## run 1
## ALU
module ALU (
    input         clk,         
    input         rst,         
    input         i_vld,       
    input  [31:0] i_a,         
    input  [31:0] i_b,         
    input         opcode,      
    output reg [31:0] o_res,   
    output reg    o_res_vld,   
    output reg    overflow     
);
Size in the first run: roughly 320 flip-flops, about 100 I/O pins, roughly 42000 um2 of cells after synthesis.
export LEC_CHECK = 0
export ABC_AREA = 1
export CAP_MARGIN = 20
export CELL_PAD_IN_SITES_GLOBAL_PLACEMENT = 1
export CORE_ASPECT_RATIO = 1.09
export CORE_MARGIN = 2
export CORE_UTILIZATION = 37
export CTS_CLUSTER_DIAMETER = 175
export GPL_ROUTABILITY_DRIVEN = 1
export GPL_TIMING_DRIVEN = 0
export HOLD_SLACK_MARGIN = 0.24
export MAX_ROUTING_LAYER = met4
export MIN_ROUTING_LAYER = met2
export SETUP_SLACK_MARGIN = 0.96
export SLEW_MARGIN = 15
create_clock -name core_clock -period 9.0 [get_ports {clk}]
run.sh (not shown) runs the stock make flow with config.mk's settings and CLKGATE_MAP_FILE=.
Input-level comparison between run 2 and run 1:
Settings: CELL_PAD_IN_SITES_GLOBAL_PLACEMENT no longer set, was 1; CORE_UTILIZATION now 72, was 37; SLEW_MARGIN now 20, was 15; GPL_TIMING_DRIVEN no longer set, was 0; HOLD_SLACK_MARGIN no longer set, was 0.24; SETUP_SLACK_MARGIN no longer set, was 0.96; CTS_CLUSTER_DIAMETER no longer set, was 175; GPL_ROUTABILITY_DRIVEN no longer set, was 1; CORE_ASPECT_RATIO no longer set, was 1.09; PLACE_DENSITY now 0.6, previously not set; MAX_ROUTING_LAYER no longer set, was met4; MIN_ROUTING_LAYER no longer set, was met2; the clock period (ns, I/O delays scaled along) now 9.31, was 9.0.
--- outcome ---
Between run 1 and run 2, the flow reports number of inserted filler cells in the final layout decreasing by more than half. The wire length on met2 of run 2 is lower than that of run 1. Compared with run 1, worst reg2reg path depth in run 2 decreased by a few percent. Looking at die size, run 2 sits below run 1.
#### Input delta (run 3 over run 2)
Settings: setting CTS_CLUSTER_DIAMETER to 118 for the first time; setting CORE_ASPECT_RATIO to 0.74 for the first time; removing PLACE_DENSITY (formerly 0.6); changing CAP_MARGIN from 20 to 0; setting PLACE_DENSITY_LB_ADDON to 0.02 for the first time; setting CTS_CLUSTER_SIZE to 10 for the first time; changing the clock period (ns, I/O delays scaled along) from 9.31 to 6.26.
--- outcome ---
In the summary table, run 3 is marked failed, with error GRT-0232 raised in global routing (5_1_grt). Going from run 2 to run 3, the setup fix buffers added after clock tree synthesis was found to have gone up by 74. Compared with run 2, TritonCTS buffer count in run 3 increased by more than a quarter. Changes observed in run 3 relative to run 2: final weighted congestion in routability-driven placement rose 4.5%; number of gates resized after CTS rose 274; area fraction in and, or, nand and nor cells after synthesis about even; horizontal die dimension rose 16%; core footprint fell about 0.9%. Run 3 against run 2: AND-OR/OR-AND share of the synthesized area held, die size neither gained nor lost much.
Input changes introduced in run 4 (baseline for comparison: run 3):
Settings: SETUP_SLACK_MARGIN now 0.14, previously not set; CTS_CLUSTER_SIZE no longer set, was 10; CTS_CLUSTER_DIAMETER no longer set, was 118; CORE_ASPECT_RATIO no longer set, was 0.74; PLACE_DENSITY_LB_ADDON no longer set, was 0.02; ABC_AREA no longer set, was 1; CAP_MARGIN now 20, was 0; the clock period (ns, I/O delays scaled along) now 8.35, was 6.26.
### Flow results
In run 4 the implementation completed, yet the final layout does not meet the checks, the culprit being negative setup slack.
Changes observed in run 4 relative to run 3: share of flip-flops with an asynchronous set or reset has remained practically unchanged, die area has decreased, number of placement rows has increased, area of the core has decreased.
Pre-placement core utilization across run 3 and run 4: no real change.
The final reports for run 4 and run 3 show synthesized-area fraction occupied by and/or/nand/nor cells lower in the former.
Going from run 3 to run 4, total standard cell area after synthesis shrank by a few percent.
Delta (run 4 minus run 3): routability-driven placement congestion ratio shows a reduction of 0.026; synthesized instance count went down.
Inputs modified between run 4 and run 5:
Settings: putting MAX_ROUTING_LAYER at met5 where nothing was set; clearing SETUP_SLACK_MARGIN, which used to be 0.14; putting PLACE_DENSITY at 0.78 where nothing was set; putting GPL_ROUTABILITY_DRIVEN at 1 where nothing was set; swapping 8.35 for 8.06 in the clock period (ns, I/O delays scaled along).
--- outcome ---
- For run 5, the flow was terminated by a tool error in global routing (5_1_grt) and produced no final design.
- Per the comparison of run 5 with run 4, post-cts sizing count went up; detailed placement HPWL went up.
- Between run 4 and run 5, the flow reports post-placement cell area increasing by a few percent.
- Comparing run 4 against run 5, there is no change at all in die height.
- Lower placed cell count goes to run 4 over run 5.
- Run 4 -> run 5: chip footprint delta 0, exact match
Setup changes, run 5 to run 6
Settings: setting HOLD_SLACK_MARGIN to -0.07 for the first time; setting SETUP_SLACK_MARGIN to -0.18 for the first time; removing PLACE_DENSITY (formerly 0.78); changing CORE_UTILIZATION from 72 to 71.
Findings:
- Status run 6: flow complete, layout not clean - negative setup slack
- Reported for run 5 and run 6, total of hold buffers inserted after clock tree synthesis turned out identical to the last digit.
- Diff run 5 and run 6: total number of H-tree levels higher in run 5
- Delta (run 6 minus run 5): detailed placer's ending HPWL went down; I/O pin count did not really move; post-placement cell count went up; number of buffers created by CTS went down.
- Status: post-synthesis cell type count parity (run 6, run 5)
- Run 6 reports a lower fraction of the core area occupied by cells at floorplan than run 5 does.
- Changes observed in run 6 relative to run 5: total die area now larger, count of cells resized by post-cts repair now smaller, buffers inserted during post-CTS setup optimization now smaller.

## try-sierra
ALU again, from the RTL that the note above started with.
==> flow/config.mk <==
export PLATFORM = sky130hd
export DESIGN_NAME = ALU
export DESIGN_NICKNAME = ALU
export VERILOG_FILES = /design/flow/design.v
export SDC_FILE = /design/flow/constraint.sdc
export NUM_CORES = 4
export LEC_CHECK = 0
export CAP_MARGIN = 20
export CORE_MARGIN = 2
export CORE_UTILIZATION = 72
export CTS_CLUSTER_DIAMETER = 345
export CTS_CLUSTER_SIZE = 25
export SETUP_SLACK_MARGIN = 0.14
export SLEW_MARGIN = 20
==> flow/constraint.sdc <==
create_clock -name core_clock -period 7.23 [get_ports {clk}]
set_input_delay 1.4460 -clock core_clock [delete_from_list [all_inputs] [get_ports {clk}]]
set_output_delay 1.4460 -clock core_clock [all_outputs]
set_load 0.01 [all_outputs]
In the summary table, try-sierra is marked failed, with error GRT-0232 raised in global routing.
Setup changes, try-sierra to try-zinc
- GPL_ROUTABILITY_DRIVEN now 1, previously not set
- CTS_CLUSTER_DIAMETER no longer set, was 345
- CTS_CLUSTER_SIZE no longer set, was 25
- CORE_UTILIZATION now 66, was 72
- SETUP_SLACK_MARGIN now 0.27, was 0.14
- MAX_ROUTING_LAYER now met5, previously not set
- the clock period (ns, I/O delays scaled along) now 8.06, was 7.23
### Flow results
Diff try-sierra -> try-zinc: worst slack after detailed placement up 0.90 ns; post-cts gate resize count down 14%; number of buffers added by the clock tree synthesis step up 21; chip area estimate from yosys synthesis flat; pre-placement core utilization down 6.3 points.
Number of setup buffers added after CTS (try-zinc over try-sierra): decrease, 43%
try-zinc -> stages 100% | layout checks FAIL | setup timing
Relative to try-sierra, the cell count after placement of try-zinc is lower by 1.1%.
Diff try-sierra..try-zinc | total cells reported by yosys after synthesis | unchanged
try-sierra fits on a die that is smaller than the die of try-zinc.
Input-level comparison between try-willow and try-zinc:
- setting CTS_CLUSTER_SIZE to 33 for the first time
- changing CORE_UTILIZATION from 66 to 70
- changing the clock period (ns, I/O delays scaled along) from 8.06 to 5.52
Notes after the runs:
try-willow never completed; the flow aborted with a tool error in global routing. Share of the core filled by cells before placement ended up 3.7 points higher on try-willow than on try-zinc. try-zinc → try-willow: core area -5.2%; setup slack after placement -2.81 ns. Floorplan die height went down by a few percent going from try-zinc to try-willow. try-willow ends up with lower number of buffers created by CTS than try-zinc does. try-willow vs. try-zinc: quantity of gates resized following cts rose by 250%; weighted congestion at the end of routability-driven global placement higher. Between try-zinc and try-willow, the flow reports total die size decreasing by a few percent.
Changes in try-tundra relative to try-willow:
- GPL_ROUTABILITY_DRIVEN: 1 -> unset
- MAX_ROUTING_LAYER: met5 -> unset
- SETUP_SLACK_MARGIN: 0.27 -> unset
- PLACE_DENSITY: unset -> 0.6
- CORE_UTILIZATION: 70 -> 57
- CTS_CLUSTER_SIZE: 33 -> unset
- the clock period (ns, I/O delays scaled along): 5.52 -> 8.8
Results
try-tundra: PASS, flow complete, no timing, DRC or antenna violations. Mean post-synth cell area of try-tundra is on par with try-willow. try-tundra vs try-willow on total die size: try-tundra is the higher one. Status: number of nets at floorplan parity (try-tundra, try-willow). Taking try-willow as the reference, in try-tundra sum of net half-perimeters after detailed placement fell about 15%, multiplexer share of the synthesized area essentially unchanged, chip height has increased. Per the comparison of try-tundra with try-willow, placed instance count -472, horizontal die dimension higher, worst setup timing slack at the placement stage picked up an extra 3.14 ns. Re async set-or-reset flop fraction in the synthesized netlist: no difference whatsoever between try-tundra and try-willow. Compare try-tundra and try-willow | H-tree depth reported by CTS higher: try-willow.
#### Input delta (try-delta over try-tundra)
- SETUP_SLACK_MARGIN newly set to 0.27
- PLACE_DENSITY removed (was 0.6)
- GPL_ROUTABILITY_DRIVEN newly set to 1
- CORE_UTILIZATION changed from 57 to 65
- MAX_ROUTING_LAYER newly set to met5
- the clock period (ns, I/O delays scaled along) changed from 8.8 to 8.06
[summary]
try-delta: flow complete, layout not clean; failing: setup timing
Total routing usage reported by global routing (try-delta over try-tundra): increase, 6.2 points
Summary — clock insertion delay at the later pin of the skew report, try-delta relative to try-tundra: lower, by 0.06 ns.
Against try-tundra, try-delta reports a slew of the pin with the lowest slew margin that is lower.
Cmp try-delta and try-tundra / non-clock buffer share of cell area / higher: try-delta
Final standard cell area without fillers delta for try-delta relative to try-tundra: about 11% higher
--- input diff try-delta..try-violet ---
- swapping 65 for 71 in CORE_UTILIZATION
- putting CTS_CLUSTER_DIAMETER at 136 where nothing was set
- swapping 0.27 for -0.69 in SETUP_SLACK_MARGIN
- swapping 8.06 for 7.06 in the clock period (ns, I/O delays scaled along)
## What came out
- No final results exist for try-violet, since it was stopped by error GRT-0232 during global routing.
- Lower vertical die size goes to try-violet over try-delta.
- What try-delta reported for count of buffers added by post-CTS timing repair for setup has to be multiplied by 2.0 to get the figure for try-violet.
- NOTE number of cells upsized or downsized after cts try-delta->try-violet increased by more than a quarter

Starting RTL as in the previous note.
clock: 11.7 ns
lec_check: 0
cap_margin: 20
cell_pad_in_sites_detail_placement: 1
core_margin: 2
core_utilization: 36
gpl_routability_driven: 0
max_routing_layer: met5
place_density_lb_addon: 0.06
setup_slack_margin: 2.84
slew_margin: 5
Edit:
- CELL_PAD_IN_SITES_DETAIL_PLACEMENT: 1 -> default
- CORE_UTILIZATION: 36 -> 21
- GPL_ROUTABILITY_DRIVEN: 0 -> 1
- SETUP_SLACK_MARGIN: 2.84 -> 0.27
- SLEW_MARGIN: 5 -> 20
- clock period: 11.7 -> 4.96 ns (I/O delays scaled with it)
After rerunning: Now the flow reached the layout checks and failed them: negative setup slack. Via count came out higher by 5.8%. Flip-flop count does not change. Utilization went down by 11 points. Clock skew grows by 0.0075 ns.
Edit:
- CORE_UTILIZATION: 21 -> 72
- CTS_CLUSTER_SIZE: default -> 37
- HOLD_SLACK_MARGIN: default -> -0.09
- PLACE_DENSITY_LB_ADDON: 0.06 -> default
- clock period: 4.96 -> 8.06 ns (I/O delays scaled with it)
With this change the flow failed in global routing with GRT-0232.
Area after synthesis does not change.
Die area shrinks by 70%.
Synthesized cell count is unchanged.
Edit:
- GPL_ROUTABILITY_DRIVEN: 1 -> default
- MAX_ROUTING_LAYER: met5 -> default
- SETUP_SLACK_MARGIN: 0.27 -> 0.14
- clock period: 8.06 -> 7.23 ns (I/O delays scaled with it)
What happened: The changed run failed in global routing (GRT-0116); area after synthesis is unchanged; die size stays the same; synthesized cell count does not change.

== build 43 ==
Starting RTL as in the previous note.
Settings: LEC_CHECK=0, CAP_MARGIN=20, CORE_MARGIN=2, CORE_UTILIZATION=72, CTS_CLUSTER_SIZE=34, HOLD_SLACK_MARGIN=-0.08, PLACE_DENSITY=0.66, SETUP_SLACK_MARGIN=0.89, SLEW_MARGIN=20; clock period 8.07 ns.
Build 43 did not finish; the tool stopped in 5_1_grt with error GRT-0232.
Input-level comparison between build 75 and build 43:
diff --git a/flow/config.mk b/flow/config.mk
--- a/flow/config.mk
+++ b/flow/config.mk
@@ -10,5 +10,3 @@
-export CORE_UTILIZATION = 72
-export CTS_CLUSTER_SIZE = 34
-export HOLD_SLACK_MARGIN = -0.08
-export PLACE_DENSITY = 0.66
-export SETUP_SLACK_MARGIN = 0.89
+export CORE_UTILIZATION = 68
+export CTS_CLUSTER_SIZE = 42
+export SETUP_SLACK_MARGIN = 1.66
==> flow/constraint.sdc <==
create_clock -name core_clock -period 6.48 [get_ports {clk}]
set_input_delay 1.2960 -clock core_clock [delete_from_list [all_inputs] [get_ports {clk}]]
set_output_delay 1.2960 -clock core_clock [all_outputs]
set_load 0.01 [all_outputs]
## What came out
Build 75: flow complete, layout not clean; failing: max-capacitance violations, max-slew violations, negative setup slack. Taking build 43 as the reference, in build 75 combined area of all synthesized cells stayed essentially flat; placement row count rose by 3.5%; width of the die rose by about 3%; post-cts repair resize count fell by 46. Between build 43 and build 75, the area of the synthesized netlist per yosys stat does not differ in any meaningful way.
For build 36, these inputs were changed with respect to build 75:
diff --git a/flow/config.mk b/flow/config.mk
--- a/flow/config.mk
+++ b/flow/config.mk
@@ -10,3 +10,4 @@
-export CORE_UTILIZATION = 68
-export CTS_CLUSTER_SIZE = 42
-export SETUP_SLACK_MARGIN = 1.66
+export CORE_UTILIZATION = 72
+export CTS_CLUSTER_SIZE = 34
+export PLACE_DENSITY_LB_ADDON = 0.24
+export SETUP_SLACK_MARGIN = -0.0
==> flow/constraint.sdc <==
create_clock -name core_clock -period 8.07 [get_ports {clk}]
set_input_delay 1.6140 -clock core_clock [delete_from_list [all_inputs] [get_ports {clk}]]
set_output_delay 1.6140 -clock core_clock [all_outputs]
set_load 0.01 [all_outputs]
Findings:
STATUS run=build 36 STAGES=ALL_DONE FINAL_CHECKS=FAILED CAUSE=negative setup slack. On final clock period utilization by the worst path: between build 75 and build 36, it ends up higher for build 75. Comparing build 75 and build 36, setup slack at placement is higher on build 36. In the tables for build 75 and build 36, initial antenna violation count reads lower with build 36. Diff build 75 -> build 36 | final cell count | down by a little under 10%. Count of instances resized after the clock tree is built is higher on build 75. The run showing the smaller total number of vias is build 36. [compare] base=build 75 new=build 36: number of buffers other than clock buffers in the final layout went down by about 46%, wire length went down by about 20%.
## Diff of input files: build 27 against build 36
diff --git a/flow/config.mk b/flow/config.mk
--- a/flow/config.mk
+++ b/flow/config.mk
@@ -11,3 +11,3 @@
-export CTS_CLUSTER_SIZE = 34
-export PLACE_DENSITY_LB_ADDON = 0.24
-export SETUP_SLACK_MARGIN = -0.0
+export CTS_CLUSTER_SIZE = 37
+export PLACE_DENSITY = 0.68
+export SETUP_SLACK_MARGIN = 1.39
==> flow/constraint.sdc <==
create_clock -name core_clock -period 9.0 [get_ports {clk}]
set_input_delay 1.8000 -clock core_clock [delete_from_list [all_inputs] [get_ports {clk}]]
set_output_delay 1.8000 -clock core_clock [all_outputs]
set_load 0.01 [all_outputs]
Build 27 finished end to end and its layout was clean on timing, DRC and antenna.
Post-route standard cell area excluding fillers: build 27 and build 36 compared, lower one is build 36
As far as simple-gate area share of the yosys netlist goes, build 27 and build 36 are indistinguishable; the numbers are identical.
Delta (build 27 minus build 36): via count of the first global-routing pass went down 2337; count of filler cells inserted in the layout went down 218.
Changes in build 10 relative to build 27:
diff --git a/flow/config.mk b/flow/config.mk
--- a/flow/config.mk
+++ b/flow/config.mk
@@ -7,0 +8 @@
+export ABC_AREA = 1
@@ -8,0 +10,2 @@
+export CELL_PAD_IN_SITES_GLOBAL_PLACEMENT = 1
+export CORE_ASPECT_RATIO = 1.8
@@ -10,5 +13,8 @@
-export CORE_UTILIZATION = 72
-export CTS_CLUSTER_SIZE = 37
-export PLACE_DENSITY = 0.68
-export SETUP_SLACK_MARGIN = 1.39
-export SLEW_MARGIN = 20
+export CORE_UTILIZATION = 46
+export CTS_CLUSTER_DIAMETER = 39
+export GPL_ROUTABILITY_DRIVEN = 1
+export GPL_TIMING_DRIVEN = 0
+export HOLD_SLACK_MARGIN = 0.24
+export PLACE_DENSITY_LB_ADDON = 0.17
+export SETUP_SLACK_MARGIN = 0.96
+export SLEW_MARGIN = 15
==> comparison <==
Of build 10 and build 27, build 10 shows the lower area growth from synthesis to final layout, with build 27 above it.
Build 10: height of the chip is 71% higher than what build 27 reported.
On die area, build 10 does worse than build 27.
For build 89, these inputs were changed with respect to build 10:
==> flow/config.mk <==
export PLATFORM = sky130hd
export DESIGN_NAME = ALU
export DESIGN_NICKNAME = ALU
export VERILOG_FILES = /design/flow/design.v
export SDC_FILE = /design/flow/constraint.sdc
export NUM_CORES = 4
export LEC_CHECK = 0
export CAP_MARGIN = 20
export CORE_MARGIN = 2
export CORE_UTILIZATION = 40
export PLACE_DENSITY = 0.6
export SLEW_MARGIN = 20
## What came out
Build 89 finished all stages; the layout is clean.
Compared with build 10, in build 89 design area moved down, core box area moved up, mux contribution to synthesized area moved up.
